==> inputs of run a <==
## cu_engine
module cu_engine (
    input  clk, nrst,
    input  [71:0] filter, 
    input  [23:0] data_in,
    input  [ 8:0] pe_en_ctrl,
    output [15:0] pe_out
);
    reg [23:0] dff [0:1];
    wire [143:0] psum;
    pe pe00 (.clk(clk), .en(pe_en_ctrl[0]), .a(data_in[ 7: 0]), .b(filter[ 7: 0]), .out(psum[15: 0]));
    pe pe10 (.clk(clk), .en(pe_en_ctrl[1]), .a(data_in[15: 8]), .b(filter[15: 8]), .out(psum[31:16]));
    pe pe20 (.clk(clk), .en(pe_en_ctrl[2]), .a(data_in[23:16]), .b(filter[23:16]), .out(psum[47:32]));
    pe pe01 (.clk(clk), .en(pe_en_ctrl[3]), .a(dff[0][ 7: 0]), .b(filter[31:24]), .out(psum[63:48]));
    pe pe11 (.clk(clk), .en(pe_en_ctrl[4]), .a(dff[0][15: 8]), .b(filter[39:32]), .out(psum[79:64]));
    pe pe21 (.clk(clk), .en(pe_en_ctrl[5]), .a(dff[0][23:16]), .b(filter[47:40]), .out(psum[95:80]));
    pe pe02 (.clk(clk), .en(pe_en_ctrl[6]), .a(dff[1][ 7: 0]), .b(filter[55:48]), .out(psum[111: 96]));
    pe pe12 (.clk(clk), .en(pe_en_ctrl[7]), .a(dff[1][15: 8]), .b(filter[63:56]), .out(psum[127:112]));
    pe pe22 (.clk(clk), .en(pe_en_ctrl[8]), .a(dff[1][23:16]), .b(filter[71:64]), .out(psum[143:128]));
    always @(posedge clk) begin
        if (!nrst) begin
            dff[0] <= 0;
            dff[1] <= 0;
        end else begin
            dff[0] <= data_in;
            dff[1] <= dff[0]; 
        end
    end
    assign pe_out = psum[15:0] + psum[31:16] + psum[47:32] + psum[63:48] + psum[79:64] + psum[95:80] + psum[111:96] + psum[127:112] + psum[143:128];
endmodule
Settings: LEC_CHECK=0, CAP_MARGIN=0, CORE_MARGIN=2, CORE_UTILIZATION=70, CTS_CLUSTER_DIAMETER=360, CTS_CLUSTER_SIZE=36, HOLD_SLACK_MARGIN=0.29, SETUP_SLACK_MARGIN=-0.33, SLEW_MARGIN=20, TNS_END_PERCENT=5; clock period 3.47 ns.
run.sh (not shown) runs the stock make flow with config.mk's settings and CLKGATE_MAP_FILE=.
==> run b: changes against run a <==
==> flow/config.mk (replaced) <==
export PLATFORM = sky130hd
export DESIGN_NAME = cu_engine
export DESIGN_NICKNAME = cu_engine
export VERILOG_FILES = /design/flow/design.v
export SDC_FILE = /design/flow/constraint.sdc
export NUM_CORES = 4
export LEC_CHECK = 0
export ABC_AREA = 1
export CAP_MARGIN = 20
export CORE_MARGIN = 2
export CORE_UTILIZATION = 72
export PLACE_DENSITY = 0.36
export SETUP_SLACK_MARGIN = 1.22
export SLEW_MARGIN = 20
export TNS_END_PERCENT = 5
==> flow/constraint.sdc (replaced) <==
create_clock -name core_clock -period 6.8 [get_ports {clk}]
set_input_delay 1.3600 -clock core_clock [delete_from_list [all_inputs] [get_ports {clk}]]
set_output_delay 1.3600 -clock core_clock [all_outputs]
set_load 0.01 [all_outputs]
==> flow_summary_export.csv <==
group,metric,value,unit
power_and_ir_drop,powerDensity,941,nW/µm²
power_and_ir_drop,p_comb_frac,0.849,
die,fp-utilization,0.712,
cells_and_area,final_util,0.889,
yosys,synth_cell_types,55,
status,status,"failed layout checks",
status,so.violations,"negative setup slack",
sta,setup_ws,-2.12,ns
sta,setup_viol,109,
power_and_ir_drop,clk-power,1.96,mW
[end of results for run a]
==> flow_summary_export.csv <==
group,metric,value,unit
yosys,synth_cell_types,30,
job,tool_warnings,30,
power_and_ir_drop,powerDensity,455,nW/µm²
status,status,"timing/DRC/antenna clean",
sta,setup_ws,1.02,ns
power_and_ir_drop,clk-power,982,µW
die,fp-utilization,0.734,
power_and_ir_drop,p_comb_frac,0.825,
cells_and_area,final_util,0.787,
sta,relSlewSlack,0.303,
[end of results for run b]

==> run E <==
==> flow/design.v <==
module pe (
    input clk, en,
    input      [7:0] a, b,
    output reg [15:0] out
);
    always @(posedge clk) begin
        if (en) begin
            out <= a*b;
        end else begin  
            out <= 0;
        end
    end
endmodule
module cu_engine (
    input  clk, nrst,
    input  [71:0] filter, 
    input  [23:0] data_in,
    input  [ 8:0] pe_en_ctrl,
    output [15:0] pe_out
);
    reg [23:0] dff [0:1];
    wire [143:0] psum;
    pe pe00 (.clk(clk), .en(pe_en_ctrl[0]), .a(data_in[ 7: 0]), .b(filter[ 7: 0]), .out(psum[15: 0]));
    pe pe10 (.clk(clk), .en(pe_en_ctrl[1]), .a(data_in[15: 8]), .b(filter[15: 8]), .out(psum[31:16]));
    pe pe20 (.clk(clk), .en(pe_en_ctrl[2]), .a(data_in[23:16]), .b(filter[23:16]), .out(psum[47:32]));
    pe pe01 (.clk(clk), .en(pe_en_ctrl[3]), .a(dff[0][ 7: 0]), .b(filter[31:24]), .out(psum[63:48]));
    pe pe11 (.clk(clk), .en(pe_en_ctrl[4]), .a(dff[0][15: 8]), .b(filter[39:32]), .out(psum[79:64]));
    pe pe21 (.clk(clk), .en(pe_en_ctrl[5]), .a(dff[0][23:16]), .b(filter[47:40]), .out(psum[95:80]));
    pe pe02 (.clk(clk), .en(pe_en_ctrl[6]), .a(dff[1][ 7: 0]), .b(filter[55:48]), .out(psum[111: 96]));
    pe pe12 (.clk(clk), .en(pe_en_ctrl[7]), .a(dff[1][15: 8]), .b(filter[63:56]), .out(psum[127:112]));
    pe pe22 (.clk(clk), .en(pe_en_ctrl[8]), .a(dff[1][23:16]), .b(filter[71:64]), .out(psum[143:128]));
    always @(posedge clk) begin
        if (!nrst) begin
            dff[0] <= 0;
            dff[1] <= 0;
        end else begin
            dff[0] <= data_in;
            dff[1] <= dff[0]; 
        end
    end
    assign pe_out = psum[15:0] + psum[31:16] + psum[47:32] + psum[63:48] + psum[79:64] + psum[95:80] + psum[111:96] + psum[127:112] + psum[143:128];
endmodule
==> flow/run.sh <==
#!/bin/bash
# the make line also repeats each setting of config.mk as NAME=value (left out here)
make -C /OpenROAD-flow-scripts/flow DESIGN_CONFIG=/design/flow/config.mk WORK_HOME=/design/flow/orfs CLKGATE_MAP_FILE= finish
==> flow/config.mk <==
export PLATFORM = sky130hd
export DESIGN_NAME = cu_engine
export DESIGN_NICKNAME = cu_engine
export VERILOG_FILES = /design/flow/design.v
export SDC_FILE = /design/flow/constraint.sdc
export NUM_CORES = 4
export LEC_CHECK = 0
export ABC_AREA = 1
export CAP_MARGIN = 35
export CELL_PAD_IN_SITES_DETAIL_PLACEMENT = 2
export CELL_PAD_IN_SITES_GLOBAL_PLACEMENT = 3
export CORE_MARGIN = 9
export CORE_UTILIZATION = 40
export CTS_CLUSTER_DIAMETER = 208
export CTS_CLUSTER_SIZE = 60
export GPL_ROUTABILITY_DRIVEN = 0
export GPL_TIMING_DRIVEN = 1
export HOLD_SLACK_MARGIN = 0.11
export MAX_ROUTING_LAYER = met5
export MIN_ROUTING_LAYER = met2
export PLACE_DENSITY_LB_ADDON = 0.07
export SLEW_MARGIN = 10
export TNS_END_PERCENT = 90
==> flow/constraint.sdc <==
create_clock -name core_clock -period 6.2 [get_ports {clk}]
set_input_delay 1.2400 -clock core_clock [delete_from_list [all_inputs] [get_ports {clk}]]
set_output_delay 1.2400 -clock core_clock [all_outputs]
set_load 0.01 [all_outputs]
==> inputs of run B, as changes to run E <==
Settings changed: CAP_MARGIN 35 to 20, CELL_PAD_IN_SITES_DETAIL_PLACEMENT 2 to unset, CTS_CLUSTER_DIAMETER 208 to 275, CTS_CLUSTER_SIZE 60 to 53, GPL_ROUTABILITY_DRIVEN 0 to unset, GPL_TIMING_DRIVEN 1 to 0, MAX_ROUTING_LAYER met5 to unset, TNS_END_PERCENT 90 to unset.
==> results <==
                                                                                           run E       run B
Run status                                                            complete, but fails checks  timing/DRC/antenna clean
Violated checks                                                                     setup timing           -
Most frequent cell on the critical path                                                    inv_1        fa_1
Crit path to                                                                          pe_out[15]  pe_out[13]
P_sw                                                                                     9.81 mW     8.27 mW
Peak supply drop                                                                         1.37 mV     1.19 mV
FF+latch area                                                                           3850 µm²    3850 µm²
Worst setup slack for register-to-register paths                                         1.66 ns     1.13 ns
Total length of routed met2 wires                                                       55100 µm    40700 µm
Count of placed standard cells in the final layout, fillers left out                        4827        4849
Via count of the first global-routing pass                                                 41000       35400
Placed cell count                                                                           4779        4801
Vias after detailed routing                                                                32600       30700
Post-route standard cell area excluding fillers                                        31400 µm²   30700 µm²
Routed WL per cell                                                                       20.5 µm     15.7 µm
Count of plain and timing-repair buffers                                                     162         185
Number of buffers added on ports                                                             122          25
Worst-case setup slack after placement                                                  0.103 ns    0.327 ns
Clock network latency to the later pin of the worst-skew pair                            0.51 ns     0.50 ns
Largest incremental delay on the critical path                                           0.55 ns     0.72 ns

==> run D: inputs <==
RTL: the design.v shown in full above, as it stands there.
Settings: LEC_CHECK=0, CAP_MARGIN=20, CORE_MARGIN=2, CORE_UTILIZATION=40, SLEW_MARGIN=20; clock period 6.2 ns.
==> run A: changes against run D <==
--- a/flow/config.mk
+++ b/flow/config.mk
@@ -9,3 +9,6 @@
 export CORE_MARGIN = 2
-export CORE_UTILIZATION = 40
+export CORE_UTILIZATION = 72
+export CTS_CLUSTER_SIZE = 50
+export MAX_ROUTING_LAYER = met4
+export PLACE_DENSITY = 0.67
 export SLEW_MARGIN = 20
==> flow/constraint.sdc (replaced) <==
create_clock -name core_clock -period 5.11 [get_ports {clk}]
set_input_delay 1.0220 -clock core_clock [delete_from_list [all_inputs] [get_ports {clk}]]
set_output_delay 1.0220 -clock core_clock [all_outputs]
set_load 0.01 [all_outputs]
==> comparison table <==
Status: run D timing/DRC/antenna clean; run A finished with violations
Layout check failures: run D -; run A setup timing
Met1 routed wirelength after detailed routing: run D 26250 um; run A 25910 um
Standby leakage power: run D 15.28 nW; run A 16.70 nW
Power per cell area: run D 439.4 nW/um2; run A 618.9 nW/um2
Final nets: run D 3877; run A 4119
Worst relative slew slack: run D 63.82%; run A 65.16%
Detailed Route WL: run D 61800 um; run A 68490 um
Number of global-route vias before repair: run D 21210; run A 23360
Register-to-register setup slack: run D 1.59 ns; run A 0.56 ns
Drt via density: run D 4.913; run A 5.671
Logic area: run D 20670 um2; run A 21000 um2
Met1 track demand over resource: run D 22.78%; run A 42.89%
Sequential Area: run D 3844 um2; run A 3852 um2
Fraction of standard cell area in multi-input logic: run D 69.22%; run A 66.60%
Violation count after the first detailed-routing iteration: run D 755; run A 1118
Final cell area excluding filler cells: run D 29860 um2; run A 31530 um2
Routability Congestion: run D 0.9042; run A 1.038
Clock Buffer Count: run D 19; run A 18
Total of cells resized after clock tree synthesis: run D 14; run A 89
Antenna violations before repair: run D 0; run A 5
Placed wire-length estimate after detailed placement: run D 53100 um; run A 54780 um
FF-to-FF Start: run D dff[0][21]; run A dff[0][13]
Fraction of power consumed by the clock network: run D 8.5%; run A 6.8%
Met2 track demand over resource: run D 35.19%; run A 64.61%
Post-place instance area: run D 29240 um2; run A 30540 um2

==> juniper: inputs <==
// cu_engine: RTL as listed in full above, without the edits since
clock: 5.32 ns
lec_check: 0
cap_margin: 20
cell_pad_in_sites_detail_placement: 0
cell_pad_in_sites_global_placement: 0
core_aspect_ratio: 0.91
core_margin: 2
core_utilization: 72
cts_cluster_diameter: 43
cts_cluster_size: 37
gpl_routability_driven: 1
gpl_timing_driven: 1
max_routing_layer: met4
min_routing_layer: met1
setup_slack_margin: 0.6
slew_margin: 20
==> inputs of delta, as changes to juniper <==
- CORE_UTILIZATION: 72 -> 66
- CTS_CLUSTER_DIAMETER: 43 -> unset
- CTS_CLUSTER_SIZE: 37 -> unset
- GPL_ROUTABILITY_DRIVEN: 1 -> 0
- SETUP_SLACK_MARGIN: 0.6 -> 0.84
==> inputs of yarrow, as changes to juniper <==
- CELL_PAD_IN_SITES_DETAIL_PLACEMENT: 0 -> unset
- CELL_PAD_IN_SITES_GLOBAL_PLACEMENT: 0 -> unset
- CORE_ASPECT_RATIO: 0.91 -> unset
- CORE_UTILIZATION: 72 -> 66
- CTS_CLUSTER_DIAMETER: 43 -> 148
- CTS_CLUSTER_SIZE: 37 -> 98
- GPL_ROUTABILITY_DRIVEN: 1 -> unset
- GPL_TIMING_DRIVEN: 1 -> unset
- MAX_ROUTING_LAYER: met4 -> unset
- MIN_ROUTING_LAYER: met1 -> unset
- SETUP_SLACK_MARGIN: 0.6 -> unset
==> flow/constraint.sdc (replaced) <==
create_clock -name core_clock -period 6.2 [get_ports {clk}]
set_input_delay 1.2400 -clock core_clock [delete_from_list [all_inputs] [get_ports {clk}]]
set_output_delay 1.2400 -clock core_clock [all_outputs]
set_load 0.01 [all_outputs]
==> inputs of fjord, as changes to juniper <==
- CORE_MARGIN: 2 -> 3
- CORE_UTILIZATION: 72 -> 68
- CTS_CLUSTER_DIAMETER: 43 -> unset
- CTS_CLUSTER_SIZE: 37 -> 33
- GPL_ROUTABILITY_DRIVEN: 1 -> 0
- MAX_ROUTING_LAYER: met4 -> met5
- SETUP_SLACK_MARGIN: 0.6 -> unset
==> flow/constraint.sdc (replaced) <==
create_clock -name core_clock -period 2.13 [get_ports {clk}]
set_input_delay 0.4260 -clock core_clock [delete_from_list [all_inputs] [get_ports {clk}]]
set_output_delay 0.4260 -clock core_clock [all_outputs]
set_load 0.01 [all_outputs]
==> impl_metrics.tcl <==
# yosys + openroad results
set metrics [dict create \
    globalplace.congestion 0.961 \
    cp.arrival_ps 4810 \
    top_power_group "combinational logic" \
    slowest_stage "fa_1" \
    num_rows 73 \
    whs_endpoint "dff[1][0]" \
    total_power_mw 13.0 \
    clk_pin_slew_ps 70 \
    grt_pass1_vias 21000 \
    drtIter0Drc 912 \
    dpl.hpwl_um 49800 \
    status "timing/DRC/antenna clean" \
    comb_cells 2036 \
    antenna_found_initial 4 \
    wl_met2_um 29300 \
    fin_area_sq_mm 0.0294 \
]
the above is filed under yarrow

==> impl_metrics.tcl <==
# collected from the flow reports
set metrics [dict create \
    toolErrorMsg "[ERROR GRT-0232] Routing congestion too high. Check the congestion heatmap in the GUI." \
    status "aborted with a tool error" \
    yosys.stat.seqShare 0.143 \
    syn_area_sq_mm 0.0268 \
    dpl.hpwl_um 58900 \
    ios 123 \
    ys_top_logic_family "adder cells" \
    netlist_instances 2853 \
    dp_worst_setup_slack_ps -2990 \
    lastStage "5_1_grt" \
    num_rows 68 \
]
the above is filed under fjord

==> impl_metrics.tcl <==
# yosys + openroad results
set metrics [dict create \
    status "finished with violations" \
    check-failures "negative setup slack" \
    finalSetupViolCount 10 \
    top_power_group "combinational logic" \
    wl_met2_um 34900 \
    slowest_stage "fa_1" \
    whs_endpoint "dff[1][0]" \
    worst_slack_ps -583 \
]
the above is filed under juniper

==> impl_metrics.tcl <==
# yosys + openroad results
set metrics [dict create \
    clk_pin_slew_ps 80 \
    top_power_group "combinational logic" \
    antenna_found_initial 1 \
    finalSetupViolCount 9 \
    total_power_mw 19.5 \
    slowest_stage "fa_1" \
    worst_slack_ps -496 \
    wl_met2_um 32800 \
    status "finished with violations" \
    whs_endpoint "dff[1][8]" \
    cp.arrival_ps 4750 \
    fin_area_sq_mm 0.0323 \
    check-failures "negative setup slack" \
    drtIter0Drc 946 \
    num_rows 70 \
]
the above is filed under delta


==> inputs of harbor <==
Starts from the design.v that is shown in full above.
make LEC_CHECK=0 CAP_MARGIN=20 CORE_ASPECT_RATIO=0.5 CORE_MARGIN=2 CORE_UTILIZATION=66 CTS_CLUSTER_DIAMETER=148 CTS_CLUSTER_SIZE=98 PLACE_DENSITY=0.47 SLEW_MARGIN=20 finish   # period 6.2 ns
==> inputs of nickel, as changes to harbor <==
- CORE_ASPECT_RATIO: 0.5 -> default
- CORE_UTILIZATION: 66 -> 40
- CTS_CLUSTER_DIAMETER: 148 -> default
- CTS_CLUSTER_SIZE: 98 -> default
- PLACE_DENSITY: 0.47 -> default
==> flow/constraint.sdc (replaced) <==
create_clock -name core_clock -period 6.07 [get_ports {clk}]
set_input_delay 1.2140 -clock core_clock [delete_from_list [all_inputs] [get_ports {clk}]]
set_output_delay 1.2140 -clock core_clock [all_outputs]
set_load 0.01 [all_outputs]
==> inputs of willow, as changes to harbor <==
- CORE_ASPECT_RATIO: 0.5 -> default
- CORE_UTILIZATION: 66 -> 44
- CTS_CLUSTER_DIAMETER: 148 -> default
- CTS_CLUSTER_SIZE: 98 -> default
- PLACE_DENSITY: 0.47 -> default
==> flow/constraint.sdc (replaced) <==
create_clock -name core_clock -period 6.07 [get_ports {clk}]
set_input_delay 1.2140 -clock core_clock [delete_from_list [all_inputs] [get_ports {clk}]]
set_output_delay 1.2140 -clock core_clock [all_outputs]
set_load 0.01 [all_outputs]
==> notes <==
- Against harbor, the global-route usage of willow is lower by 8.6 points.
- Between harbor and nickel, the lower worst hold slack is in nickel (gap 0.033 ns).
- The lowest non-clock buffer count belongs to harbor, the highest to nickel.
- Core utilization: nickel is lower than harbor (28 points).
No activity file was given, so power comes from the tool's default toggle rates.
